==> trial 64: inputs <==
==> flow/design.v <==
module processor
(
	output reg w_en,
	output reg done,
	output reg [7:0] addr,
	output reg [31:0] data_out,
	input clk,
	input rst_n,
	input start,
	input [31:0] data_in
);
	parameter RESET = 3'd0;
	parameter READ_DATA = 3'd1;
	parameter READ_INSTRUCTON = 3'd2;
	parameter DELAY = 3'd3;
	parameter EXECUTE = 3'd4;
	parameter ADD = 3'd0;
	parameter SUB = 3'd1;
	parameter MUL = 3'd2;
	parameter TR = 3'd3;
	parameter DET = 3'd4;
	reg [2:0] cs,ns;
	reg [1:0] read_data_counter;
	reg [3:0] a11,a12,a21,a22,b11,b12,b21,b22;
	always@(posedge clk or negedge rst_n)begin
		if(~rst_n) cs <= RESET;
		else cs <= ns;
	end
	always@(*)begin
		case(cs)
			RESET : ns = (start & rst_n) ? READ_DATA : RESET;
			READ_DATA : ns = (read_data_counter == 2) ? READ_INSTRUCTON : READ_DATA;
			READ_INSTRUCTON : ns = DELAY;
			DELAY : ns = EXECUTE;
			EXECUTE : ns = RESET;
			default : ns = RESET;
		endcase
	end
	always@(posedge clk or negedge rst_n)begin
		if(~rst_n)begin
			done <= 0;
			w_en <= 0;
			addr <= 8'd255;
			data_out <= 0;
			read_data_counter <= 0;
			a11 <= 0;
			a12 <= 0;
			a21 <= 0; 
			a22 <= 0;
			b11 <= 0;
			b12 <= 0;
			b21 <= 0;
			b22 <= 0;	
		end
		else begin
			case(ns)
				RESET : begin
					done <= 0;
					w_en <= 0;
					addr <= 8'd255;
					data_out <= 0;
					read_data_counter <= 0;
					a11 <= 0;
					a12 <= 0;
					a21 <= 0; 
					a22 <= 0;
					b11 <= 0;
					b12 <= 0;
					b21 <= 0;
					b22 <= 0;
				end
				READ_DATA : begin
					done <= 0;
					w_en <= 0;
					addr <= 8'd255;
					data_out <= 0;
					read_data_counter <= read_data_counter + 1;
					a11 <= data_in[3:0];
					a12 <= data_in[7:4];
					a21 <= data_in[11:8]; 
					a22 <= data_in[15:12];
					b11 <= data_in[19:16];
					b12 <= data_in[23:20];
					b21 <= data_in[27:24];
					b22 <= data_in[31:28];
				end
				READ_INSTRUCTON : begin
					done <= 0;
					w_en <= 0;
					addr <= 0;
					data_out <= 0;
					read_data_counter <= 0;
					a11 <= a11;
					a12 <= a12;
					a21 <= a21; 
					a22 <= a22;
					b11 <= b11;
					b12 <= b12;
					b21 <= b21;
					b22 <= b22;
				end
				DELAY : begin
					done <= done;
					w_en <= w_en;
					addr <= addr;
					data_out <= 0;
					read_data_counter <= 0;
					a11 <= a11;
					a12 <= a12;
					a21 <= a21; 
					a22 <= a22;
					b11 <= b11;
					b12 <= b12;
					b21 <= b21;
					b22 <= b22;
				end
				EXECUTE : begin
					addr <= data_in[7:0];
					read_data_counter <= read_data_counter;
					a11 <= a11;
					a12 <= a12;
					a21 <= a21; 
					a22 <= a22;
					b11 <= b11;
					b12 <= b12;
					b21 <= b21;
					b22 <= b22;
					case(data_in[31:29])
						ADD : begin
							done <= 1;
							w_en <= 1;
							data_out [7:0] <= $signed(a11) + $signed(b11);
							data_out [15:8] <= $signed(a12) + $signed(b12);
							data_out [23:16] <= $signed(a21) + $signed(b21);
							data_out [31:24] <= $signed(a22) + $signed(b22);
						end
						SUB : begin
							done <= 1;
							w_en <= 1;
							data_out [7:0] <= $signed(a11) - $signed(b11);
							data_out [15:8] <= $signed(a12) - $signed(b12);
							data_out [23:16] <= $signed(a21) - $signed(b21);
							data_out [31:24] <= $signed(a22) - $signed(b22);
						end
						MUL : begin
							done <= 1;
							w_en <= 1;
							data_out [7:0] <= ($signed(a11) * $signed(b11)) + ($signed(a12) * $signed(b21));
							data_out [15:8] <= ($signed(a11) * $signed(b12)) + ($signed(a12) * $signed(b22));
							data_out [23:16] <= ($signed(a21) * $signed(b11)) + ($signed(a22) * $signed(b21));
							data_out [31:24] <= ($signed(a21) * $signed(b12)) + ($signed(a22) * $signed(b22));
						end
						TR : begin
							done <= 1;
							w_en <= 1;
							data_out [7:0] <= {a11[3],a11[3],a11[3],a11[3],a11};
							data_out [15:8] <= {a21[3],a21[3],a21[3],a21[3],a21};
							data_out [23:16] <= {a12[3],a12[3],a12[3],a12[3],a12};
							data_out [31:24] <= {a22[3],a22[3],a22[3],a22[3],a22};
						end
						DET : begin
							done <= 1;
							w_en <= 1;
							data_out <= ($signed(a11) * $signed(a22)) - ($signed(a12) * $signed(a21));
						end
						default : begin
							done <= 0;
							w_en <= 0;
						end
					endcase
				end
			endcase
		end
	end
endmodule
==> flow/run.sh <==
#!/bin/bash
# the make line also repeats each setting of config.mk as NAME=value (left out here)
make -C /OpenROAD-flow-scripts/flow DESIGN_CONFIG=/design/flow/config.mk WORK_HOME=/design/flow/orfs CLKGATE_MAP_FILE= finish
==> flow/config.mk <==
export PLATFORM = sky130hd
export DESIGN_NAME = processor
export DESIGN_NICKNAME = processor
export VERILOG_FILES = /design/flow/design.v
export SDC_FILE = /design/flow/constraint.sdc
export NUM_CORES = 4
export LEC_CHECK = 0
export CAP_MARGIN = 20
export CORE_MARGIN = 3
export CORE_UTILIZATION = 50
export CTS_CLUSTER_DIAMETER = 298
export CTS_CLUSTER_SIZE = 95
export HOLD_SLACK_MARGIN = -0.06
export PLACE_DENSITY = 0.37
export SLEW_MARGIN = 20
export TNS_END_PERCENT = 15
==> flow/constraint.sdc <==
create_clock -name core_clock -period 7.0 [get_ports {clk}]
set_input_delay 1.4000 -clock core_clock [delete_from_list [all_inputs] [get_ports {clk}]]
set_output_delay 1.4000 -clock core_clock [all_outputs]
set_load 0.01 [all_outputs]
==> trial 8: changes against trial 64 <==
CORE_MARGIN = 2   (was 3)
CORE_UTILIZATION = 71   (was 50)
CTS_CLUSTER_SIZE = 98   (was 95)
GPL_ROUTABILITY_DRIVEN = 0   (was unset)
GPL_TIMING_DRIVEN = 1   (was unset)
HOLD_SLACK_MARGIN = unset   (was -0.06)
PLACE_DENSITY = unset   (was 0.37)
PLACE_DENSITY_LB_ADDON = 0.29   (was unset)
TNS_END_PERCENT = unset   (was 15)
==> flow/constraint.sdc (replaced) <==
create_clock -name core_clock -period 7.21 [get_ports {clk}]
set_input_delay 1.4420 -clock core_clock [delete_from_list [all_inputs] [get_ports {clk}]]
set_output_delay 1.4420 -clock core_clock [all_outputs]
set_load 0.01 [all_outputs]
==> trial 62: changes against trial 64 <==
CAP_MARGIN = 15   (was 20)
CORE_MARGIN = 6   (was 3)
CORE_UTILIZATION = 40   (was 50)
CTS_CLUSTER_DIAMETER = 347   (was 298)
CTS_CLUSTER_SIZE = unset   (was 95)
HOLD_SLACK_MARGIN = unset   (was -0.06)
PLACE_DENSITY = unset   (was 0.37)
SETUP_SLACK_MARGIN = 1.73   (was unset)
TNS_END_PERCENT = unset   (was 15)
==> trial 72: changes against trial 64 <==
CORE_MARGIN = 2   (was 3)
CORE_UTILIZATION = 58   (was 50)
CTS_CLUSTER_DIAMETER = unset   (was 298)
CTS_CLUSTER_SIZE = unset   (was 95)
HOLD_SLACK_MARGIN = unset   (was -0.06)
PLACE_DENSITY = unset   (was 0.37)
SETUP_SLACK_MARGIN = 1.18   (was unset)
TNS_END_PERCENT = unset   (was 15)
==> flow/constraint.sdc (replaced) <==
create_clock -name core_clock -period 4.88 [get_ports {clk}]
set_input_delay 0.9760 -clock core_clock [delete_from_list [all_inputs] [get_ports {clk}]]
set_output_delay 0.9760 -clock core_clock [all_outputs]
set_load 0.01 [all_outputs]
==> comparison table <==
item                                                                   trial 8     trial 72     trial 64     trial 62
Setup repair after global routing missed its margin                      false         true        false        false
Cell area after layout                                              0.0128 mm²   0.0140 mm²   0.0129 mm²   0.0132 mm²
Count of instances resized after the clock tree is built                     0           36            0           10
Combinational gate area                                            0.00852 mm²  0.00891 mm²  0.00852 mm²  0.00855 mm²
Global-route total usage across every layer                              0.389        0.325        0.275        0.203
Result of the run                                     timing/DRC/antenna clean  timing/DRC/antenna clean  timing/DRC/antenna clean  timing/DRC/antenna clean
Clock transition at the registers of the reported paths                0.06 ns      0.08 ns      0.07 ns      0.07 ns
Number of antenna violations at the first check in global routing            1            0            0            0
Area delta synth->final                                                  10.5%        20.5%        11.3%        13.6%
Met3 routed WL                                                         3850 µm      3100 µm      2580 µm      2410 µm
Initial drt markers                                                       1072          679          630          727
Worst path depth                                                            19           16           19           18
Init Core Util                                                           0.728        0.594        0.511        0.412
Number of warning messages in the logs                                      56           61           58           56
Sequential cell area                                               0.00201 mm²  0.00203 mm²  0.00201 mm²  0.00203 mm²
Tally of filler cells in the layout                                       1014         1584         2147         2680
Vias after detailed routing                                               9649         9405         8915         9090
Cell area after placement                                           0.0125 mm²   0.0131 mm²   0.0126 mm²   0.0128 mm²
Worst hold margin                                                     0.439 ns     0.437 ns     0.442 ns     0.434 ns
Number of standard cells in the final layout excluding fillers            1570         1694         1641         1740
Setup slack of the most critical reg-to-reg path                       1.67 ns      0.24 ns      1.50 ns      1.94 ns


==> trial 70 <==
Starts from the design.v that is shown in full above.
export LEC_CHECK = 0
export ABC_AREA = 1
export CAP_MARGIN = 20
export CORE_MARGIN = 2
export CORE_UTILIZATION = 72
export CTS_CLUSTER_DIAMETER = 28
export MAX_ROUTING_LAYER = met4
export PLACE_DENSITY_LB_ADDON = 0.2
export SETUP_SLACK_MARGIN = 1.18
export SLEW_MARGIN = 20
create_clock -name core_clock -period 4.88 [get_ports {clk}]
run.sh (not shown) runs the stock make flow with config.mk's settings and CLKGATE_MAP_FILE=.
==> build 71 (differences from trial 70) <==
- CORE_UTILIZATION: 72 -> 56
- CTS_CLUSTER_DIAMETER: 28 -> 371
- CTS_CLUSTER_SIZE: unset -> 99
- MAX_ROUTING_LAYER: met4 -> unset
- PLACE_DENSITY_LB_ADDON: 0.2 -> 0.16
- SETUP_SLACK_MARGIN: 1.18 -> unset
- TNS_END_PERCENT: unset -> 20
==> flow/constraint.sdc (replaced) <==
create_clock -name core_clock -period 5.06 [get_ports {clk}]
set_input_delay 1.0120 -clock core_clock [delete_from_list [all_inputs] [get_ports {clk}]]
set_output_delay 1.0120 -clock core_clock [all_outputs]
set_load 0.01 [all_outputs]
==> notes.md <==
Implementation progress

The flow ran to the end and the layout has no timing, DRC or antenna violations. In this run the standard cell core region covers 0.0171 mm2. The die area stands at 0.0184 mm2. On met2, the global router reports a usage of 70.8%.

Setup repair after global routing could not meet its margin everywhere. Warnings raised by the tools during the run amount to 59.
-- figures above: trial 70

==> notes.md <==
Implementation progress

The flow ran to the end and the layout has no timing, DRC or antenna violations. Setup repair after global routing left no endpoint under its margin. The core region is 0.0219 mm2.

Ranked by total cell area, the synthesized netlist is headed by sky130_fd_sc_hd__fa_1, sky130_fd_sc_hd__ha_1, sky130_fd_sc_hd__dfrtp_1, sky130_fd_sc_hd__inv_1, sky130_fd_sc_hd__nand2_1. The global-route met2 utilization stands at 52.3%. In this run the tools logged warnings totalling 56.

After layout, the setup clock skew is reported as 0.00802 ns.
-- figures above: build 71

